==> 01-21: inputs <==
## SingleCycle_Top
module SingleCycle_Top
(
	input				CLK	,
	input				RST	,
	output [9:0]	IMEM_ADDR	,
	input	 [15:0]	IMEM_RDATA	,
	output [9:0]	DMEM_ADDR	,
	output [15:0]	DMEM_WDATA	,
	output			DMEM_WE		,
	input	 [15:0]	DMEM_RDATA
);
==> flow/config.mk <==
export PLATFORM = sky130hd
export DESIGN_NAME = SingleCycle_Top
export DESIGN_NICKNAME = SingleCycle_Top
export VERILOG_FILES = /design/flow/design.v
export SDC_FILE = /design/flow/constraint.sdc
export NUM_CORES = 4
export LEC_CHECK = 0
export ABC_AREA = 1
export CAP_MARGIN = 20
export CELL_PAD_IN_SITES_GLOBAL_PLACEMENT = 2
export CORE_ASPECT_RATIO = 1.42
export CORE_MARGIN = 3
export CORE_UTILIZATION = 24
export CTS_CLUSTER_DIAMETER = 88
export GPL_ROUTABILITY_DRIVEN = 0
export MAX_ROUTING_LAYER = met4
export PLACE_DENSITY_LB_ADDON = 0.17
export SLEW_MARGIN = 20
==> flow/constraint.sdc <==
create_clock -name core_clock -period 16.0 [get_ports {CLK}]
set_input_delay 3.2000 -clock core_clock [delete_from_list [all_inputs] [get_ports {CLK}]]
set_output_delay 3.2000 -clock core_clock [all_outputs]
set_load 0.01 [all_outputs]
run.sh (not shown) runs the stock make flow with config.mk's settings and CLKGATE_MAP_FILE=.
==> 12-26: changes against 01-21 <==
==> flow/config.mk (replaced) <==
export PLATFORM = sky130hd
export DESIGN_NAME = SingleCycle_Top
export DESIGN_NICKNAME = SingleCycle_Top
export VERILOG_FILES = /design/flow/design.v
export SDC_FILE = /design/flow/constraint.sdc
export NUM_CORES = 4
export LEC_CHECK = 0
export CAP_MARGIN = 20
export CORE_MARGIN = 2
export CORE_UTILIZATION = 58
export SLEW_MARGIN = 20
export TNS_END_PERCENT = 5
==> flow/constraint.sdc (replaced) <==
create_clock -name core_clock -period 11.0 [get_ports {CLK}]
set_input_delay 2.2000 -clock core_clock [delete_from_list [all_inputs] [get_ports {CLK}]]
set_output_delay 2.2000 -clock core_clock [all_outputs]
set_load 0.01 [all_outputs]
==> flow_summary.json <==
{
  "utilization": 0.283,
  "power_switching_mw": 1.24,
  "dp_slack_ns": 0.692,
  "fp_nets": 4905,
  "status": "complete, no violations",
  "routed.top_layer": "met4",
  "ys_sh_simple": 0.312,
  "setup_violations": 0,
  "worst_clock_skew_ns": 0.0571,
  "crit_top_cell": "nand2_1",
  "crit_fanout": 15,
  "endpoint": "pc.aux[15]",
  "syn_inst": 4805
}
(the above is from 01-21)
==> flow_summary.json <==
{
  "routed.top_layer": "met5",
  "utilization": 0.717,
  "endpoint": "pc.aux[14]",
  "fin_ws_ns": -1.33,
  "setup_violations": 15,
  "status": "complete, but fails checks",
  "fp_nets": 4195,
  "violatedChecks": "setup timing",
  "ys_sh_simple": 0.256
}
(the above is from 12-26)

* * *

==> run C: inputs <==
SingleCycle_Top again, from the RTL that the note above started with.
Settings: LEC_CHECK=0, ABC_AREA=1, CAP_MARGIN=25, CELL_PAD_IN_SITES_GLOBAL_PLACEMENT=2, CORE_ASPECT_RATIO=1.42, CORE_MARGIN=8, CORE_UTILIZATION=24, CTS_CLUSTER_DIAMETER=88, CTS_CLUSTER_SIZE=77, GPL_ROUTABILITY_DRIVEN=0, MAX_ROUTING_LAYER=met4, PLACE_DENSITY_LB_ADDON=0.17, SLEW_MARGIN=25; clock period 16.0 ns.
==> run K (differences from run C) <==
==> flow/config.mk (replaced) <==
export PLATFORM = sky130hd
export DESIGN_NAME = SingleCycle_Top
export DESIGN_NICKNAME = SingleCycle_Top
export VERILOG_FILES = /design/flow/design.v
export SDC_FILE = /design/flow/constraint.sdc
export NUM_CORES = 4
export LEC_CHECK = 0
export ABC_AREA = 0
export CAP_MARGIN = 40
export CORE_ASPECT_RATIO = 1.17
export CORE_MARGIN = 2
export CORE_UTILIZATION = 56
export CTS_CLUSTER_SIZE = 44
export HOLD_SLACK_MARGIN = 0.04
export SLEW_MARGIN = 20
export TNS_END_PERCENT = 95
==> flow/constraint.sdc (replaced) <==
create_clock -name core_clock -period 8.99 [get_ports {CLK}]
set_input_delay 1.7980 -clock core_clock [delete_from_list [all_inputs] [get_ports {CLK}]]
set_output_delay 1.7980 -clock core_clock [all_outputs]
set_load 0.01 [all_outputs]
==> run H (differences from run C) <==
==> flow/config.mk (replaced) <==
export PLATFORM = sky130hd
export DESIGN_NAME = SingleCycle_Top
export DESIGN_NICKNAME = SingleCycle_Top
export VERILOG_FILES = /design/flow/design.v
export SDC_FILE = /design/flow/constraint.sdc
export NUM_CORES = 4
export LEC_CHECK = 0
export CAP_MARGIN = 20
export CORE_MARGIN = 2
export CORE_UTILIZATION = 58
export CTS_CLUSTER_DIAMETER = 209
export SETUP_SLACK_MARGIN = 3.4
export SLEW_MARGIN = 20
export TNS_END_PERCENT = 15
==> flow/constraint.sdc (replaced) <==
create_clock -name core_clock -period 11.8 [get_ports {CLK}]
set_input_delay 2.3600 -clock core_clock [delete_from_list [all_inputs] [get_ports {CLK}]]
set_output_delay 2.3600 -clock core_clock [all_outputs]
set_load 0.01 [all_outputs]
==> results <==
	run K	run H	run C
Outcome	complete, but fails checks	stopped before the end	timing/DRC/antenna clean
Last stage reached	-	5_1_grt	-
Layout check failures	setup timing	-	-
Endpoint of the worst-slack reg-to-reg timing path	pc.aux[12]$_DFF_PN0_	-	pc.aux[14]$_DFF_PN0_
Combinational share of power	24.0%	-	18.6%
Antenna Diode Count	23	-	9
Critical Path Fanout Max	5	-	4
FP Util	56.5%	58.5%	24.1%
Number of buffers outside the clock class in the layout	1107	-	279
Peak per-stage delay on the critical path	0.43 ns	-	0.47 ns
Actual slew at the worst max-slew pin	1.09 ns	-	1.17 ns
Largest Pwr Group	registers	-	registers
Final cell utilization of the core	76.9%	-	27.8%
DR pass1 iterations	14	-	7
Critical Path Start	reg_file.file[24][0]$_DFFE_NN0P_	-	reg_file.file[21][2]$_DFFE_NN0P_
CTS tree	built	-	built
Vias/cell	7.60	-	5.35
Top-area cell share	38.0%	38.0%	38.5%
Data required time at the worst endpoint	9.53 ns	-	16.57 ns
Clock network fraction of design power	36.4%	-	36.5%
Seq cells	544	-	544
Total of clock buffers placed in the layout	83	-	42
Growth of design area from synthesis to finish	36.2%	-	15.5%
Mux area share	2.61%	2.61%	0%
Data arrival at the endpoint of the critical path	11.99 ns	-	16.00 ns
Power of the sequential group	2770 uW	-	1550 uW
WL met1	58500 um	-	83000 um
Leak	0.0214 uW	-	0.0176 uW
No activity file was given, so power comes from the tool's default toggle rates.
